==> inputs of run A <==
Design updateNeuron, start of the top module:
module updateNeuron
(
	input						clk				,
	input						rst_n			,
	input						i_run			,
	input						i_init			,
	input						i_s_lern		,
	input						i_s_infr		,
	input signed 	[24:0]  	exc_current		,
	input signed 	[24:0]  	inh_current		,
	output 						o_s_init		,
	output						o_spike			,
	output						o_valid			,
	output			[4:0]		o_neuron_idx	,
	output			[49:0]		d_c				,
	output			[4:0]		addr_c			,
	output						ce_c			,
	output						we_c			,
	input			[49:0]		q_c				,
	output			[54:0]		d_m				,
	output			[4:0]		addr_m			,
	output						ce_m			,
	output						we_m			,
	input			[54:0]		q_m
);
clock: 8.99 ns
lec_check: 0
cap_margin: 20
core_margin: 2
core_utilization: 40
slew_margin: 20
run.sh (not shown) runs the stock make flow with config.mk's settings and CLKGATE_MAP_FILE=.
==> inputs of run M, as changes to run A <==
- CAP_MARGIN: 20 -> 40
- CORE_UTILIZATION: 40 -> 70
- HOLD_SLACK_MARGIN: unset -> 0.29
- SETUP_SLACK_MARGIN: unset -> 0.11
==> flow/constraint.sdc (replaced) <==
create_clock -name core_clock -period 6.72 [get_ports {clk}]
set_input_delay 1.3440 -clock core_clock [delete_from_list [all_inputs] [get_ports {clk}]]
set_output_delay 1.3440 -clock core_clock [all_outputs]
set_load 0.01 [all_outputs]
==> summary of the runs <==
Between run A and run M, the lower sequential power is in run A (gap 25%, measured against run M).
Between run A and run M, the lower first-iteration DRC count is in run A (gap 17%, measured against run M).
In synthesized area, run A and run M do not differ.
Of run M and run A, run A has the higher worst setup slack (gap 1.5 ns).
Of run M and run A, run M has the higher fmax (gap about 13%, measured against run A).
Between run A and run M, the lower total power is in run A (gap about 20%, measured against run M).
Sequential cell count is the same in run A and run M.
Of run A and run M, run A has the higher final cell count (gap 10%, measured against run M).
In run M the routed wire length is lower than in run A, by 6.7%.
Between run M and run A, the lower hold slack is in run M (gap 0.0088 ns).


==> run a <==
Starting RTL as in the previous note.
Design updateNeuron, start of the top module:
module updateNeuron
(
	input						clk				,
	input						rst_n			,
	input						i_run			,
	input						i_init			,
	input						i_s_lern		,
	input						i_s_infr		,
	input signed 	[24:0]  	exc_current		,
	input signed 	[24:0]  	inh_current		,
	output 						o_s_init		,
	output						o_spike			,
	output						o_valid			,
	output			[4:0]		o_neuron_idx	,
	output			[49:0]		d_c				,
	output			[4:0]		addr_c			,
	output						ce_c			,
	output						we_c			,
	input			[49:0]		q_c				,
	output			[54:0]		d_m				,
	output			[4:0]		addr_m			,
	output						ce_m			,
	output						we_m			,
	input			[54:0]		q_m
);
make LEC_CHECK=0 ABC_AREA=1 CAP_MARGIN=20 CORE_MARGIN=2 CORE_UTILIZATION=72 CTS_CLUSTER_DIAMETER=372 CTS_CLUSTER_SIZE=100 PLACE_DENSITY=0.37 SLEW_MARGIN=20 TNS_END_PERCENT=10 finish   # period 5.19 ns
==> run b: changes against run a <==
==> flow/config.mk (replaced) <==
export PLATFORM = sky130hd
export DESIGN_NAME = updateNeuron
export DESIGN_NICKNAME = updateNeuron
export VERILOG_FILES = /design/flow/design.v
export SDC_FILE = /design/flow/constraint.sdc
export NUM_CORES = 4
export LEC_CHECK = 0
export CAP_MARGIN = 0
export CORE_ASPECT_RATIO = 1.52
export CORE_MARGIN = 5
export CORE_UTILIZATION = 15
export CTS_CLUSTER_DIAMETER = 283
export GPL_ROUTABILITY_DRIVEN = 1
export GPL_TIMING_DRIVEN = 1
export PLACE_DENSITY_LB_ADDON = 0.25
export SETUP_SLACK_MARGIN = -0.01
export SLEW_MARGIN = 20
==> flow/constraint.sdc (replaced) <==
create_clock -name core_clock -period 7.72 [get_ports {clk}]
set_input_delay 1.5440 -clock core_clock [delete_from_list [all_inputs] [get_ports {clk}]]
set_output_delay 1.5440 -clock core_clock [all_outputs]
set_load 0.01 [all_outputs]
==> run c: changes against run a <==
==> flow/config.mk (replaced) <==
export PLATFORM = sky130hd
export DESIGN_NAME = updateNeuron
export DESIGN_NICKNAME = updateNeuron
export VERILOG_FILES = /design/flow/design.v
export SDC_FILE = /design/flow/constraint.sdc
export NUM_CORES = 4
export LEC_CHECK = 0
export ABC_AREA = 1
export CAP_MARGIN = 0
export CELL_PAD_IN_SITES_DETAIL_PLACEMENT = 1
export CELL_PAD_IN_SITES_GLOBAL_PLACEMENT = 2
export CORE_MARGIN = 2
export CORE_UTILIZATION = 56
export CTS_CLUSTER_DIAMETER = 335
export GPL_ROUTABILITY_DRIVEN = 1
export GPL_TIMING_DRIVEN = 1
export MAX_ROUTING_LAYER = met4
export SLEW_MARGIN = 20
export TNS_END_PERCENT = 60
==> flow/constraint.sdc (replaced) <==
create_clock -name core_clock -period 10.6 [get_ports {clk}]
set_input_delay 2.1200 -clock core_clock [delete_from_list [all_inputs] [get_ports {clk}]]
set_output_delay 2.1200 -clock core_clock [all_outputs]
set_load 0.01 [all_outputs]
==> qor summary <==
| metric | run b | run a | run c |
|---|---|---|---|
| Port Buf Inserts | 287 | 287 | - |
| Top-area cell share | 28.1% | 26.0% | 26.0% |
| Synth mux share | 1.07% | 0% | 0% |
| Netlist area before placement | 55600 sq um | 60200 sq um | 60200 sq um |
| Adder and majority cell fraction of the synthesized area | 35.3% | 32.6% | 32.6% |
| HPWL reported at the end of detailed placement | 181 mm | 161 mm | - |
| CTS sink count | 581 | 581 | - |
| Status | finished clean | stopped before the end | stopped before the end |
| Stage where the flow stopped | - | 5_1_grt | 3_1_place_gp_skip_io |
| Number of distinct library cells after synthesis | 89 | 60 | 60 |
| Height of the chip | 761 microns | 293 microns | 332 microns |
| Total number of H-tree levels | 3 | 1 | - |
| Total die size | 384000 sq um | 86000 sq um | 110000 sq um |
| Routability congestion estimate from global placement | 0.862 | 1.03 | - |
| Max Buffers Root-to-Sink | 3 | 3 | - |
| Cell count listed in synth_stat.txt | 5699 | 7775 | 7775 |
| Post-cts hold buffer count | 0 | 0 | - |
| Post-synthesis compound-gate area fraction | 11.0% | 7.64% | 7.64% |
| Cell with the most instances after synthesis | sky130_fd_sc_hd__inv_1 | sky130_fd_sc_hd__nand2_1 | sky130_fd_sc_hd__nand2_1 |
| Synth Area in Simple Gates | 14.6% | 20.4% | 20.4% |
| Die span in x | 504 microns | 293 microns | 332 microns |
| Post-placement cell area | 64600 sq um | 67300 sq um | - |
| Std-Cell Core Area | 369000 sq um | 83300 sq um | 107000 sq um |
| Post-CTS setup repair buffer count | 0 | 26 | - |
| Total CTS buffers | 71 | 9 | - |
No activity file was given, so power comes from the tool's default toggle rates.
